Setup of build 42:
## ANITA3_simple_trigger
module ANITA3_simple_trigger( clk250_i,
										rst_i,
										L1_i,
										trig_o,
										scal_o,
										scal_L1_o,
										disable_i,
										refpulse_i,
										mon_scal_o,
										ant_mask_i,
										phi_mask_i,
										phi_o,
										count_o
										);
clock: 3.69 ns
lec_check: 0
cap_margin: 35
core_margin: 8
core_utilization: 70
cts_cluster_diameter: 340
cts_cluster_size: 24
max_routing_layer: met5
place_density: 0.6
slew_margin: 10
run.sh (not shown) runs the stock make flow with config.mk's settings and CLKGATE_MAP_FILE=.
Having completed the whole flow, build 42 delivered a layout that passed the timing, DRC and antenna checks.
> inputs changed (build 42 -> build 24)
- SLEW_MARGIN: 10 -> 20
- CORE_MARGIN: 8 -> 2
- PLACE_DENSITY: 0.6 -> unset
- CAP_MARGIN: 35 -> 20
- MAX_ROUTING_LAYER: met5 -> unset
- CTS_CLUSTER_DIAMETER: 340 -> unset
- CORE_UTILIZATION: 70 -> 46
- CTS_CLUSTER_SIZE: 24 -> unset
- the clock period (ns, I/O delays scaled along): 3.69 -> 2.68
==> comparison <==
- Cmp build 42 and build 24 / via count / lower: build 42
- Most utilized layer in the global route result: met1 -> build 24, met2 -> build 42
- A capture point of the critical path of scal_L1_o[15] is what build 24 shows, while scal_o[6] belongs to build 42.
- Summary of build 24 over build 42: relative area change from synthesis to final layout saw an increase; yosys stat chip area saw little to no change; number of core rows saw an increase.
#### Input delta (build 77 over build 24)
- CORE_MARGIN now 7, was 2
- CELL_PAD_IN_SITES_GLOBAL_PLACEMENT now 3, previously not set
- CORE_UTILIZATION now 31, was 46
- GPL_ROUTABILITY_DRIVEN now 0, previously not set
- the clock period (ns, I/O delays scaled along) now 4.0, was 2.68
### Flow results
- In the reports for build 24 and build 77, the smaller first-pass GRT wire length belongs to build 24.
- Delta (build 77 minus build 24): non-clock buffer count shows a reduction of about 13%, share of the clock period used by the worst path shows a reduction of 19 points, number of nets in the synthesized netlist shows no meaningful change, power share of the clock group shows an increase of 2.8 points, final HPWL from detailed placement shows an increase of 4800 µm.
- Diff build 24 -> build 77: area of all placed cells without fillers went up by about 2.2%; area of the placeable core went up 49%; critical path buffer and inverter count now sits at about the same level; worst hold slack went up.
- Power: build 77 draws less than build 24
Relative to build 77, the following input files were edited for build 15:
- swapping 7 for 2 in CORE_MARGIN
- putting CTS_CLUSTER_SIZE at 10 where nothing was set
- putting SETUP_SLACK_MARGIN at 0.15 where nothing was set
- putting ABC_AREA at 1 where nothing was set
- clearing GPL_ROUTABILITY_DRIVEN, which used to be 0
- swapping 31 for 72 in CORE_UTILIZATION
- clearing CELL_PAD_IN_SITES_GLOBAL_PLACEMENT, which used to be 3
- swapping 4.0 for 1.9 in the clock period (ns, I/O delays scaled along)
==> comparison <==
Per the comparison of build 15 with build 77, post-synthesis to final-layout area growth has decreased; worst setup slack has decreased; worst path required time has decreased; sequential fraction of the synthesis area has decreased; slew of the pin with the lowest slew margin has decreased.
Final cell area: build 15 below build 77
Diff build 77..build 15 | post-synthesis mux area share | negligible
Build 15 reports its timing startpoint of the critical path as RF_TRIG[14].v_scaler.mon_flag while build 77 reports rf_count[1].
Going from build 77 to build 15, the via count of the first global-routing pass was found to have gone up by 23%.
Taking build 77 as the reference, in build 15 share of the synthesized netlist area taken by xor and xnor gates shows no meaningful change, first-pass GRT wire length shows a reduction of 1.1%.

* * *

## try-zinc
Starting RTL as in the previous note.
Settings: LEC_CHECK=0, ABC_AREA=1, CAP_MARGIN=20, CELL_PAD_IN_SITES_GLOBAL_PLACEMENT=2, CORE_MARGIN=3, CORE_UTILIZATION=67, CTS_CLUSTER_SIZE=46, GPL_ROUTABILITY_DRIVEN=1, MIN_ROUTING_LAYER=met2, PLACE_DENSITY_LB_ADDON=0.14, SLEW_MARGIN=20; clock period 2.12 ns.
Run status, try-zinc: aborted in global placement without I/O, error FLW-0024
## Diff of input files: try-cedar against try-zinc
==> flow/config.mk <==
export PLATFORM = sky130hd
export DESIGN_NAME = ANITA3_simple_trigger
export DESIGN_NICKNAME = ANITA3_simple_trigger
export VERILOG_FILES = /design/flow/design.v
export SDC_FILE = /design/flow/constraint.sdc
export NUM_CORES = 4
export LEC_CHECK = 0
export CAP_MARGIN = 20
export CORE_MARGIN = 2
export CORE_UTILIZATION = 72
export CTS_CLUSTER_SIZE = 31
export PLACE_DENSITY_LB_ADDON = 0.0
export SLEW_MARGIN = 20
==> flow/constraint.sdc <==
create_clock -name core_clock -period 1.57 [get_ports {clk250_i}]
set_input_delay 0.3140 -clock core_clock [delete_from_list [all_inputs] [get_ports {clk250_i}]]
set_output_delay 0.3140 -clock core_clock [all_outputs]
set_load 0.01 [all_outputs]
Results
- Core utilization before placement, try-cedar and try-zinc: larger value in try-cedar
- try-cedar was carried through to the last stage, and its layout satisfied the timing, DRC and antenna checks.
- Yosys stat chip area on try-cedar is down relative to try-zinc.
- [compare] base=try-zinc new=try-cedar: number of distinct library cells after synthesis now sits higher; core area went down 9.9%; instance count of the mapped netlist shows a reduction of 27%; area of the chip fell by about 11%.
--- input diff try-cedar..try-garnet ---
diff --git a/flow/config.mk b/flow/config.mk
--- a/flow/config.mk
+++ b/flow/config.mk
@@ -8,6 +8,4 @@
 export CAP_MARGIN = 20
 export CORE_MARGIN = 2
-export CORE_UTILIZATION = 72
-export CTS_CLUSTER_SIZE = 31
-export PLACE_DENSITY_LB_ADDON = 0.0
+export CORE_UTILIZATION = 40
 export SLEW_MARGIN = 20
==> flow/constraint.sdc <==
create_clock -name core_clock -period 2.68 [get_ports {clk250_i}]
set_input_delay 0.5360 -clock core_clock [delete_from_list [all_inputs] [get_ports {clk250_i}]]
set_output_delay 0.5360 -clock core_clock [all_outputs]
set_load 0.01 [all_outputs]
==> comparison <==
try-garnet closes out successfully: all stages finished, all timing, DRC and antenna checks passed.
Proportion of final cell area spent on non-clock buffers down 1.0 points in try-garnet wrt try-cedar
Compared with try-cedar, try-garnet degrades worst hold margin.
Taking try-cedar as the reference, in try-garnet cell total in the yosys stat output about even, initial antenna violation count went down by 2.
Compared with try-cedar, in try-garnet data required time at the worst endpoint moved up; wire length after detailed routing now sits lower.
For the global-route track usage on met3, try-garnet came in 0.68 points lower than try-cedar did.
try-garnet improves on try-cedar in post-detailed-placement half-perimeter wirelength.
Looking at core utilization of the finished layout, try-garnet sits below try-cedar.
Across both runs, met2 track demand over resource was lower for try-garnet than for try-cedar.
Cell area after layout sits higher in try-garnet than in try-cedar.

* * *

Starting RTL as in the previous note.
// ANITA3_simple_trigger
module ANITA3_simple_trigger( clk250_i,
										rst_i,
										L1_i,
										trig_o,
										scal_o,
										scal_L1_o,
										disable_i,
										refpulse_i,
										mon_scal_o,
										ant_mask_i,
										phi_mask_i,
										phi_o,
										count_o
										);
==> flow/config.mk <==
export PLATFORM = sky130hd
export DESIGN_NAME = ANITA3_simple_trigger
export DESIGN_NICKNAME = ANITA3_simple_trigger
export VERILOG_FILES = /design/flow/design.v
export SDC_FILE = /design/flow/constraint.sdc
export NUM_CORES = 4
export LEC_CHECK = 0
export CAP_MARGIN = 35
export CELL_PAD_IN_SITES_DETAIL_PLACEMENT = 2
export CORE_MARGIN = 8
export CORE_UTILIZATION = 70
export CTS_CLUSTER_SIZE = 16
export GPL_ROUTABILITY_DRIVEN = 0
export HOLD_SLACK_MARGIN = 0.1
export MAX_ROUTING_LAYER = met5
export MIN_ROUTING_LAYER = met2
export PLACE_DENSITY_LB_ADDON = 0.12
export SETUP_SLACK_MARGIN = 0.91
export SLEW_MARGIN = 10
export TNS_END_PERCENT = 25
==> flow/constraint.sdc <==
create_clock -name core_clock -period 4.75 [get_ports {clk250_i}]
set_input_delay 0.9500 -clock core_clock [delete_from_list [all_inputs] [get_ports {clk250_i}]]
set_output_delay 0.9500 -clock core_clock [all_outputs]
set_load 0.01 [all_outputs]
The baseline never finished: it broke off in detailed placement (3_5_place_dp).
Then changed:
Settings changed: CAP_MARGIN 35 to 20, CELL_PAD_IN_SITES_DETAIL_PLACEMENT 2 to default, CORE_MARGIN 8 to 2, CTS_CLUSTER_SIZE 16 to 14, GPL_ROUTABILITY_DRIVEN 0 to default, HOLD_SLACK_MARGIN 0.1 to default, MAX_ROUTING_LAYER met5 to default, MIN_ROUTING_LAYER met2 to default, PLACE_DENSITY_LB_ADDON 0.12 to 0.06, SETUP_SLACK_MARGIN 0.91 to 0.4, SLEW_MARGIN 10 to 20, TNS_END_PERCENT 25 to default.
Clock period 4.75 ns to 1.5 ns, I/O delays scaled along.
=> With this change the flow reached the layout checks and failed them: negative setup slack. Synthesized area does not change. Die area fell by about 8%. Synthesized cell count stays the same.
Then changed:
Settings changed: ABC_AREA from default to 1, CORE_UTILIZATION 70 to 72, CTS_CLUSTER_SIZE 14 to 10, PLACE_DENSITY from default to 0.37, PLACE_DENSITY_LB_ADDON 0.06 to default, SETUP_SLACK_MARGIN 0.4 to 0.15.
Clock period 1.5 ns to 1.9 ns, I/O delays scaled along.
Result: Now the flow finished with timing, DRC and antenna clean; routed wire length went down by 1.6%; die size goes up by 0.74%; utilization fell by 1.9 points; worst setup slack gains 220 ps; total power fell by 21%; count of clock-buffer cells in the layout goes down by 50; register-to-register slack is better by 130 ps; final cell count grows by 24%; combinational power decreases by 28%; synthesized cell count is higher by 36%.

* * *

ANITA3_simple_trigger again, from the RTL that the note above started with.
==> flow/config.mk <==
export PLATFORM = sky130hd
export DESIGN_NAME = ANITA3_simple_trigger
export DESIGN_NICKNAME = ANITA3_simple_trigger
export VERILOG_FILES = /design/flow/design.v
export SDC_FILE = /design/flow/constraint.sdc
export NUM_CORES = 4
export LEC_CHECK = 0
export ABC_AREA = 0
export CAP_MARGIN = 20
export CELL_PAD_IN_SITES_GLOBAL_PLACEMENT = 3
export CORE_MARGIN = 7
export CORE_UTILIZATION = 31
export CTS_CLUSTER_SIZE = 42
export GPL_ROUTABILITY_DRIVEN = 1
export SLEW_MARGIN = 5
export TNS_END_PERCENT = 95
==> flow/constraint.sdc <==
create_clock -name core_clock -period 4.0 [get_ports {clk250_i}]
set_input_delay 0.8000 -clock core_clock [delete_from_list [all_inputs] [get_ports {clk250_i}]]
set_output_delay 0.8000 -clock core_clock [all_outputs]
set_load 0.01 [all_outputs]
Next try:
==> flow/config.mk (replaced) <==
export PLATFORM = sky130hd
export DESIGN_NAME = ANITA3_simple_trigger
export DESIGN_NICKNAME = ANITA3_simple_trigger
export VERILOG_FILES = /design/flow/design.v
export SDC_FILE = /design/flow/constraint.sdc
export NUM_CORES = 4
export LEC_CHECK = 0
export CAP_MARGIN = 20
export CORE_MARGIN = 2
export CORE_UTILIZATION = 40
export SETUP_SLACK_MARGIN = 0.52
export SLEW_MARGIN = 20
==> flow/constraint.sdc (replaced) <==
create_clock -name core_clock -period 2.68 [get_ports {clk250_i}]
set_input_delay 0.5360 -clock core_clock [delete_from_list [all_inputs] [get_ports {clk250_i}]]
set_output_delay 0.5360 -clock core_clock [all_outputs]
set_load 0.01 [all_outputs]
Result: The changed run finished with timing, DRC and antenna clean; count of clock-buffer cells in the layout goes down by 60; total power increases by about 50%; cell area falls by about 1.3%; flip-flop count is unchanged; sequential power rises by about 50%; worst hold slack is worse by 0.28 ns; setup slack loses 0.64 ns; via count came out lower by about 1%; non-clock buffer count is higher by 11; wire length fell by 9.9%.
Next try:
--- a/flow/config.mk
+++ b/flow/config.mk
@@ -6,7 +6,11 @@
 export NUM_CORES = 4
 export LEC_CHECK = 0
+export ABC_AREA = 1
 export CAP_MARGIN = 20
 export CORE_MARGIN = 2
-export CORE_UTILIZATION = 40
-export SETUP_SLACK_MARGIN = 0.52
+export CORE_UTILIZATION = 72
+export CTS_CLUSTER_DIAMETER = 345
+export CTS_CLUSTER_SIZE = 14
+export PLACE_DENSITY = 0.37
 export SLEW_MARGIN = 20
+export TNS_END_PERCENT = 70
==> flow/constraint.sdc (replaced) <==
create_clock -name core_clock -period 1.69 [get_ports {clk250_i}]
set_input_delay 0.3380 -clock core_clock [delete_from_list [all_inputs] [get_ports {clk250_i}]]
set_output_delay 0.3380 -clock core_clock [all_outputs]
set_load 0.01 [all_outputs]
What happened: The changed run finished with timing, DRC and antenna clean. Total power rises by well over a third. First-iteration DRC count rises by well over a third. Sequential power rises by well over a third.
Next try:
==> flow/config.mk (replaced) <==
export PLATFORM = sky130hd
export DESIGN_NAME = ANITA3_simple_trigger
export DESIGN_NICKNAME = ANITA3_simple_trigger
export VERILOG_FILES = /design/flow/design.v
export SDC_FILE = /design/flow/constraint.sdc
export NUM_CORES = 4
export LEC_CHECK = 0
export CAP_MARGIN = 20
export CORE_ASPECT_RATIO = 0.72
export CORE_MARGIN = 2
export CORE_UTILIZATION = 40
export CTS_CLUSTER_DIAMETER = 348
export SLEW_MARGIN = 20
export TNS_END_PERCENT = 45
==> flow/constraint.sdc (replaced) <==
create_clock -name core_clock -period 4.0 [get_ports {clk250_i}]
set_input_delay 0.8000 -clock core_clock [delete_from_list [all_inputs] [get_ports {clk250_i}]]
set_output_delay 0.8000 -clock core_clock [all_outputs]
set_load 0.01 [all_outputs]
Effect: The changed run produced a clean layout. Wire length fell by 2.7%. Hold slack improves by 0.22 ns. Worst setup slack improves by 1.3 ns. Die area rose by 73%. Clock-buffer cell count rose by 93. First-iteration DRC count fell by 25%. Non-clock buffer count fell by 46. Via count fell by 18%. Total power fell by 54%. Global-route usage fell by 9.8 points.
Power and IR drop assume default switching activity.
